==> inputs of v5 <==
Design Module_Wrapper, start of the top module:
module Module_Wrapper (
    input logic ACLK,
    input logic ARESETN,
    input  logic [31:0] AWADDR,
    input  logic AWVALID,
    output logic AWREADY,
    input  logic [31:0] WDATA,
    input  logic WVALID,
    output logic WREADY,
    output logic [1:0] BRESP,
    output logic BVALID,
    input  logic BREADY,
    output logic [1:0] SS,
    output logic MOSI,
    output logic SCLK,
    input  logic MISO
);
    logic sclk_int, sclk_tick;
    logic fready_full, fready_empty;
    logic wr_en, rd_en;
    logic [31:0] tx_data_bus, ss_data_bus;
    logic [31:0] fifo_tx_out, fifo_ss_out;
    logic [33:0] data_to_master;
    logic go, dready, sresp;
    logic tx_full, tx_empty, ss_full, ss_empty;
    FDIVIDER fdiv_inst (
        .ACLK(ACLK),
        .RESTN(ARESETN),
        .SCLK(sclk_int),
        .TICK(sclk_tick)
    );
    AXI_SLAVE axi_inst (
        .ACLK(ACLK),
        .ARESETN(ARESETN),
        .AWADDR(AWADDR), .AWVALID(AWVALID), .AWREADY(AWREADY),
        .WDATA(WDATA), .WVALID(WVALID), .WREADY(WREADY),
        .BRESP(BRESP), .BVALID(BVALID), .BREADY(BREADY),
        .FREADY_full(fready_full),
        .wr_en(wr_en),
        .Tx_data_out(tx_data_bus),
        .SS_data_out(ss_data_bus)
    );
    Async_Tx_FIFO tx_fifo_inst (
        .ACLK(ACLK),
        .SCLK(sclk_tick),
        .rst_n(ARESETN),
        .data_in(tx_data_bus),
        .wr_en(wr_en),
        .rd_en(rd_en),
        .data_out(fifo_tx_out),
        .full(tx_full),
        .empty(tx_empty)
    );
    Async_SS_FIFO ss_fifo_inst (
        .ACLK(ACLK),
        .SCLK(sclk_tick),
        .rst_n(ARESETN),
        .data_in(ss_data_bus),
        .wr_en(wr_en),
        .rd_en(rd_en),
        .data_out(fifo_ss_out),
        .full(ss_full),
        .empty(ss_empty)
    );
    FIFO_MANAGER fifo_mgmt_inst (
        .Tx_full(tx_full), .SS_full(ss_full),
        .Tx_empty(tx_empty), .SS_empty(ss_empty),
        .FREADY_full(fready_full), .FREADY_empty(fready_empty)
    );
    DATA_BUFFER dbuff_inst (
        .din_1(fifo_tx_out), .din_2(fifo_ss_out),
        .go(go), .ACLK(ACLK), .SCLK(sclk_tick), .ARESETN(ARESETN),
        .SRESP(sresp), .DREADY(dready),
        .dout(data_to_master)
    );
    SPI_MASTER master_inst (
        .ACLK(ACLK), .FSCLK(sclk_int), .FTICK(sclk_tick), .ARESETN(ARESETN),
        .FREADY_empty(fready_empty),
  ...
==> flow/config.mk <==
export PLATFORM = sky130hd
export DESIGN_NAME = Module_Wrapper
export DESIGN_NICKNAME = Module_Wrapper
export VERILOG_FILES = /design/flow/design.v
export SDC_FILE = /design/flow/constraint.sdc
export NUM_CORES = 4
export LEC_CHECK = 0
export ABC_AREA = 1
export CAP_MARGIN = 0
export CORE_ASPECT_RATIO = 1.42
export CORE_MARGIN = 2
export CORE_UTILIZATION = 72
export CTS_CLUSTER_DIAMETER = 367
export CTS_CLUSTER_SIZE = 10
export PLACE_DENSITY = 0.36
export SETUP_SLACK_MARGIN = -0.2
export SLEW_MARGIN = 20
==> flow/constraint.sdc <==
create_clock -name core_clock -period 2.15 [get_ports {ACLK}]
set_input_delay 0.4300 -clock core_clock [delete_from_list [all_inputs] [get_ports {ACLK}]]
set_output_delay 0.4300 -clock core_clock [all_outputs]
set_load 0.01 [all_outputs]
run.sh (not shown) runs the stock make flow with config.mk's settings and CLKGATE_MAP_FILE=.
==> v37 (differences from v5) <==
- ABC_AREA: 1 -> unset
- CAP_MARGIN: 0 -> 20
- CORE_ASPECT_RATIO: 1.42 -> unset
- CORE_UTILIZATION: 72 -> 8
- CTS_CLUSTER_DIAMETER: 367 -> unset
- CTS_CLUSTER_SIZE: 10 -> unset
- PLACE_DENSITY: 0.36 -> unset
- SETUP_SLACK_MARGIN: -0.2 -> unset
==> flow/constraint.sdc (replaced) <==
create_clock -name core_clock -period 10.8 [get_ports {ACLK}]
set_input_delay 2.1600 -clock core_clock [delete_from_list [all_inputs] [get_ports {ACLK}]]
set_output_delay 2.1600 -clock core_clock [all_outputs]
set_load 0.01 [all_outputs]
==> comparison <==
Of v5 and v37, v37 has the higher clock skew (gap 46 ps).
In v5 the first-iteration DRC count is higher than in v37, by 84%.
v5 reached the layout checks and failed them: setup timing. v37 completed without violations.
In v5 the global-route usage is higher than in v37, by 28 points.
Sequential cell count is the same in v37 and v5.
Final cell count: v37 is higher than v5 (100%).
Of v5 and v37, v37 has the higher die size (gap about 90%, measured against v37).
Of v5 and v37, v5 has the higher synthesized cell count (gap about 56%, measured against v37).
Clock power: v37 is lower than v5 (80%).
Between v37 and v5, the lower worst setup slack is in v5 (gap 5900 ps).
==> figures <==
MUX area fraction: v37 12.86%; v5 0%
Total clock buffers created by CTS: v37 77; v5 99
Worst hold path type: v37 flip-flop to flip-flop; v5 input port to flip-flop
GPL Wtd Cong: v37 0.6984; v5 0.8229
Final HPWL from detailed placement: v37 45590 um; v5 43770 um
Filler instances: v37 47.31k; v5 2463
Yosys stat chip area: v37 33860 sq um; v5 34710 sq um
XORs/XNORs by Area: v37 1.268%; v5 0.9336%
Slowest cell on crit path: v37 sky130_fd_sc_hd__clkdlybuf4s50_1; v5 sky130_fd_sc_hd__dfxtp_2
Mapped Cells: v37 1913; v5 2977
Worst setup margin: v37 5739 ps; v5 -164.2 ps
Clock network area share: v37 6.146%; v5 7.336%
Horiz. Die Dim: v37 654.6 um; v5 188.3 um
Critical path origin: v37 master_inst.state[5]; v5 ss_fifo_inst.wr_ptr_gry[1]
Nets in the synthesized netlist: v37 1997; v5 3061
Status: v37 timing/DRC/antenna clean; v5 failed layout checks
Violated checks: v37 -; v5 setup timing
Floorplan die height: v37 654.6 um; v5 265.7 um
Adder and majority gate portion of the synthesized area: v37 0.5174%; v5 0.5046%
Worst R2R Path Depth: v37 6; v5 8
Final worst clock skew: v37 66.43 ps; v5 20.16 ps

========
==> build 90 <==
Starting RTL as in the previous note.
clock: 5.94 ns
lec_check: 0
cap_margin: 20
cell_pad_in_sites_detail_placement: 1
cell_pad_in_sites_global_placement: 3
core_margin: 3
core_utilization: 40
cts_cluster_size: 27
gpl_routability_driven: 0
gpl_timing_driven: 1
hold_slack_margin: 0.08
max_routing_layer: met4
min_routing_layer: met2
place_density_lb_addon: 0.01
setup_slack_margin: 0.22
slew_margin: 20
tns_end_percent: 35
==> trial 12 (differences from build 90) <==
- CELL_PAD_IN_SITES_DETAIL_PLACEMENT: 1 -> unset
- CELL_PAD_IN_SITES_GLOBAL_PLACEMENT: 3 -> unset
- CORE_MARGIN: 3 -> 2
- CORE_UTILIZATION: 40 -> 72
- CTS_CLUSTER_SIZE: 27 -> 43
- GPL_ROUTABILITY_DRIVEN: 0 -> unset
- GPL_TIMING_DRIVEN: 1 -> unset
- HOLD_SLACK_MARGIN: 0.08 -> unset
- MAX_ROUTING_LAYER: met4 -> unset
- MIN_ROUTING_LAYER: met2 -> unset
- PLACE_DENSITY_LB_ADDON: 0.01 -> unset
- SETUP_SLACK_MARGIN: 0.22 -> 0.46
- TNS_END_PERCENT: 35 -> unset
==> flow/constraint.sdc (replaced) <==
create_clock -name core_clock -period 3.56 [get_ports {ACLK}]
set_input_delay 0.7120 -clock core_clock [delete_from_list [all_inputs] [get_ports {ACLK}]]
set_output_delay 0.7120 -clock core_clock [all_outputs]
set_load 0.01 [all_outputs]
==> trial 52 (differences from build 90) <==
- CELL_PAD_IN_SITES_DETAIL_PLACEMENT: 1 -> unset
- CELL_PAD_IN_SITES_GLOBAL_PLACEMENT: 3 -> unset
- CORE_MARGIN: 3 -> 2
- CORE_UTILIZATION: 40 -> 72
- CTS_CLUSTER_SIZE: 27 -> unset
- GPL_ROUTABILITY_DRIVEN: 0 -> unset
- GPL_TIMING_DRIVEN: 1 -> unset
- HOLD_SLACK_MARGIN: 0.08 -> unset
- MAX_ROUTING_LAYER: met4 -> unset
- MIN_ROUTING_LAYER: met2 -> unset
- PLACE_DENSITY_LB_ADDON: 0.01 -> unset
- SETUP_SLACK_MARGIN: 0.22 -> -0.1
- TNS_END_PERCENT: 35 -> unset
==> flow/constraint.sdc (replaced) <==
create_clock -name core_clock -period 2.14 [get_ports {ACLK}]
set_input_delay 0.4280 -clock core_clock [delete_from_list [all_inputs] [get_ports {ACLK}]]
set_output_delay 0.4280 -clock core_clock [all_outputs]
set_load 0.01 [all_outputs]
==> comparison table <==
| quantity | build 90 | trial 52 | trial 12 |
|---|---|---|---|
| Post-placement cell count | 3,058 | 2,581 | 2,539 |
| Timing endpoint of the critical path | AWREADY | AWREADY | WREADY |
| Multi-input combinational area share | 0.214 | 0.219 | 0.222 |
| Power drawn by the sequential cells | 0.00675 W | 0.0187 W | 0.0113 W |
| Required time of the critical path | 4.75 ns | 1.71 ns | 2.85 ns |
| Int Pwr | 0.0104 W | 0.0280 W | 0.0163 W |
| Total detailed-routing wirelength | 78.2 mm | 77.9 mm | 72.2 mm |
| # Post-CTS Setup Buffers | 0 | 4 | 0 |
| Met2 wire length | 43.1 mm | 39.5 mm | 37.0 mm |
| Max stage delay cell, worst path | sky130_fd_sc_hd__clkdlybuf4s50_1 | sky130_fd_sc_hd__dfxtp_2 | sky130_fd_sc_hd__clkdlybuf4s50_1 |
| Maximum single-stage delay on the critical path | 0.50 ns | 0.34 ns | 0.50 ns |
| RSZ-0062 raised after global routing | no | yes | no |
| Placer's final routability congestion estimate | - | 0.738 | 0.749 |
| Reg-to-Reg Start | fdiv_inst.count[0] | axi_inst.addr_buffr[5] | tx_fifo_inst.wr_ptr_gry[0] |
| Status | complete, no violations | failed layout checks | complete, no violations |
| Reasons for failing layout checks | - | negative setup slack | - |
| Number of instances resized during post-cts repair | 0 | 25 | 2 |

========
==> inputs of 11-11 <==
Module_Wrapper again, from the RTL that the note above started with.
Settings: LEC_CHECK=0, ABC_AREA=1, CAP_MARGIN=40, CELL_PAD_IN_SITES_DETAIL_PLACEMENT=0, CORE_MARGIN=2, CORE_UTILIZATION=72, CTS_CLUSTER_DIAMETER=188, CTS_CLUSTER_SIZE=15, GPL_ROUTABILITY_DRIVEN=0, MAX_ROUTING_LAYER=met5, PLACE_DENSITY_LB_ADDON=0.06, SETUP_SLACK_MARGIN=-0.09, SLEW_MARGIN=20, TNS_END_PERCENT=80; clock period 2.14 ns.
==> 10-05 (differences from 11-11) <==
- ABC_AREA: 1 -> default
- CAP_MARGIN: 40 -> 20
- CELL_PAD_IN_SITES_DETAIL_PLACEMENT: 0 -> default
- CORE_UTILIZATION: 72 -> 40
- CTS_CLUSTER_DIAMETER: 188 -> default
- CTS_CLUSTER_SIZE: 15 -> default
- GPL_ROUTABILITY_DRIVEN: 0 -> default
- MAX_ROUTING_LAYER: met5 -> default
- PLACE_DENSITY_LB_ADDON: 0.06 -> default
- SETUP_SLACK_MARGIN: -0.09 -> default
- TNS_END_PERCENT: 80 -> default
==> flow/constraint.sdc (replaced) <==
create_clock -name core_clock -period 7.0 [get_ports {ACLK}]
set_input_delay 1.4000 -clock core_clock [delete_from_list [all_inputs] [get_ports {ACLK}]]
set_output_delay 1.4000 -clock core_clock [all_outputs]
set_load 0.01 [all_outputs]
==> 07-13 (differences from 11-11) <==
- CAP_MARGIN: 40 -> 0
- CTS_CLUSTER_DIAMETER: 188 -> 384
- SETUP_SLACK_MARGIN: -0.09 -> 0.62
==> summary of the runs <==
- 07-13 completed and failed the layout checks on negative setup slack. 11-11 finished but failed the layout checks on negative setup slack. 10-05 passed the timing, DRC and antenna checks.
- First-iteration DRC count, highest first: 07-13, 11-11, 10-05.
- Of 11-11 and 07-13, 11-11 has the higher sequential share of layout area (gap 6.7 points).
- The highest cell area belongs to 07-13, the lowest to 11-11.
- The lowest global-route usage belongs to 10-05, the highest to 07-13.

========
==> 10-08 <==
Starting RTL as in the previous note.
==> flow/design.v (excerpt) <==
module Module_Wrapper (
    input logic ACLK,
    input logic ARESETN,
    input  logic [31:0] AWADDR,
    input  logic AWVALID,
    output logic AWREADY,
    input  logic [31:0] WDATA,
    input  logic WVALID,
    output logic WREADY,
    output logic [1:0] BRESP,
    output logic BVALID,
    input  logic BREADY,
    output logic [1:0] SS,
    output logic MOSI,
    output logic SCLK,
    input  logic MISO
);
    logic sclk_int, sclk_tick;
    logic fready_full, fready_empty;
    logic wr_en, rd_en;
    logic [31:0] tx_data_bus, ss_data_bus;
    logic [31:0] fifo_tx_out, fifo_ss_out;
    logic [33:0] data_to_master;
    logic go, dready, sresp;
    logic tx_full, tx_empty, ss_full, ss_empty;
    FDIVIDER fdiv_inst (
        .ACLK(ACLK),
        .RESTN(ARESETN),
        .SCLK(sclk_int),
        .TICK(sclk_tick)
    );
    AXI_SLAVE axi_inst (
        .ACLK(ACLK),
        .ARESETN(ARESETN),
        .AWADDR(AWADDR), .AWVALID(AWVALID), .AWREADY(AWREADY),
        .WDATA(WDATA), .WVALID(WVALID), .WREADY(WREADY),
        .BRESP(BRESP), .BVALID(BVALID), .BREADY(BREADY),
        .FREADY_full(fready_full),
        .wr_en(wr_en),
        .Tx_data_out(tx_data_bus),
        .SS_data_out(ss_data_bus)
    );
    Async_Tx_FIFO tx_fifo_inst (
        .ACLK(ACLK),
        .SCLK(sclk_tick),
        .rst_n(ARESETN),
        .data_in(tx_data_bus),
        .wr_en(wr_en),
        .rd_en(rd_en),
        .data_out(fifo_tx_out),
        .full(tx_full),
        .empty(tx_empty)
    );
    Async_SS_FIFO ss_fifo_inst (
        .ACLK(ACLK),
        .SCLK(sclk_tick),
        .rst_n(ARESETN),
        .data_in(ss_data_bus),
        .wr_en(wr_en),
        .rd_en(rd_en),
        .data_out(fifo_ss_out),
        .full(ss_full),
        .empty(ss_empty)
    );
    FIFO_MANAGER fifo_mgmt_inst (
        .Tx_full(tx_full), .SS_full(ss_full),
        .Tx_empty(tx_empty), .SS_empty(ss_empty),
        .FREADY_full(fready_full), .FREADY_empty(fready_empty)
    );
    DATA_BUFFER dbuff_inst (
        .din_1(fifo_tx_out), .din_2(fifo_ss_out),
        .go(go), .ACLK(ACLK), .SCLK(sclk_tick), .ARESETN(ARESETN),
        .SRESP(sresp), .DREADY(dready),
        .dout(data_to_master)
    );
    SPI_MASTER master_inst (
  ...
Settings: LEC_CHECK=0, CAP_MARGIN=20, CORE_MARGIN=2, CORE_UTILIZATION=72, CTS_CLUSTER_SIZE=43, PLACE_DENSITY_LB_ADDON=0.0, SETUP_SLACK_MARGIN=1.04, SLEW_MARGIN=20, TNS_END_PERCENT=70; clock period 3.56 ns.
==> 07-18: changes against 10-08 <==
Settings changed: ABC_AREA set to 1, CORE_UTILIZATION 72 to 70, CTS_CLUSTER_SIZE 43 to not set, PLACE_DENSITY_LB_ADDON 0.0 to 0.23, SETUP_SLACK_MARGIN 1.04 to 0.7, TNS_END_PERCENT 70 to not set.
==> flow/constraint.sdc (replaced) <==
create_clock -name core_clock -period 2.35 [get_ports {ACLK}]
set_input_delay 0.4700 -clock core_clock [delete_from_list [all_inputs] [get_ports {ACLK}]]
set_output_delay 0.4700 -clock core_clock [all_outputs]
set_load 0.01 [all_outputs]
==> results <==
Between 10-08 and 07-18, the lower setup slack is in 07-18 (gap 1.3 ns).
Against 10-08, the clock power of 07-18 is higher by about 60%.
Against 10-08, the clock-buffer cell count of 07-18 is lower by 2.
Of 10-08 and 07-18, 07-18 has the higher sequential power (gap about 34%, measured against 07-18).
First-iteration DRC count: 10-08 is smaller than 07-18 (67%).
Non-clock buffer count: 10-08 is lower than 07-18 (219).
Between 10-08 and 07-18, the lower design area is in 10-08 (gap about 12%, measured against 07-18).
07-18 reached the layout checks and failed them: setup timing. 10-08 ran to the end with no violations.
Against 07-18, the critical path depth of 10-08 is higher by 2.
==> figures <==
| metric | 07-18 | 10-08 |
|---|---|---|
| Run status | finished with violations | timing/DRC/antenna clean |
| Layout check failures | setup timing | - |
| Final Instance Count excl. Fillers | 4000 | 2704 |
| Delay of the slowest cell on the worst path | 0.53 ns | 0.33 ns |
| RR Startpoint | tx_fifo_inst.rd_ptr_sync2[2]$_SDFF_PN0_ | tx_fifo_inst.rd_ptr_bin[3]$_SDFFE_PN0P_ |
| Post-synth design cell area | 0.03471 sq mm | 0.03386 sq mm |
| Drt wl/cell | 35.42 microns | 27.52 microns |
| Standard cell with the maximum stage delay on the critical path | sky130_fd_sc_hd__nor3_1 | sky130_fd_sc_hd__dfxtp_2 |
| Post-synth area from yosys stat | 0.03471 sq mm | 0.03386 sq mm |
| Worst-case setup slack after placement | 0.07341 ns | 0.8377 ns |
| Launch point of the worst path | axi_inst.state[0]$_DFF_P_ | ss_fifo_inst.wr_ptr_gry[4]$_SDFFE_PN0P_ |
| Worst VDD drop | 0.0008179 V | 0.0006076 V |
| Vertical extent of the die | 226.7 microns | 220.9 microns |
| Fraction of standard cell area in multi-input logic | 0.2089 | 0.2220 |
| Total of endpoints with negative setup slack in the final report | 505 | 0 |
| Final cycle utilization of the critical path | 1.166 | 0.7470 |
| Compound Share, Synth | 0.09033 | 0.04265 |
| Depth of the critical timing path with buffers and inverters included | 5 | 7 |
Power figures rest on the tool's default switching activity, not on a simulated workload.
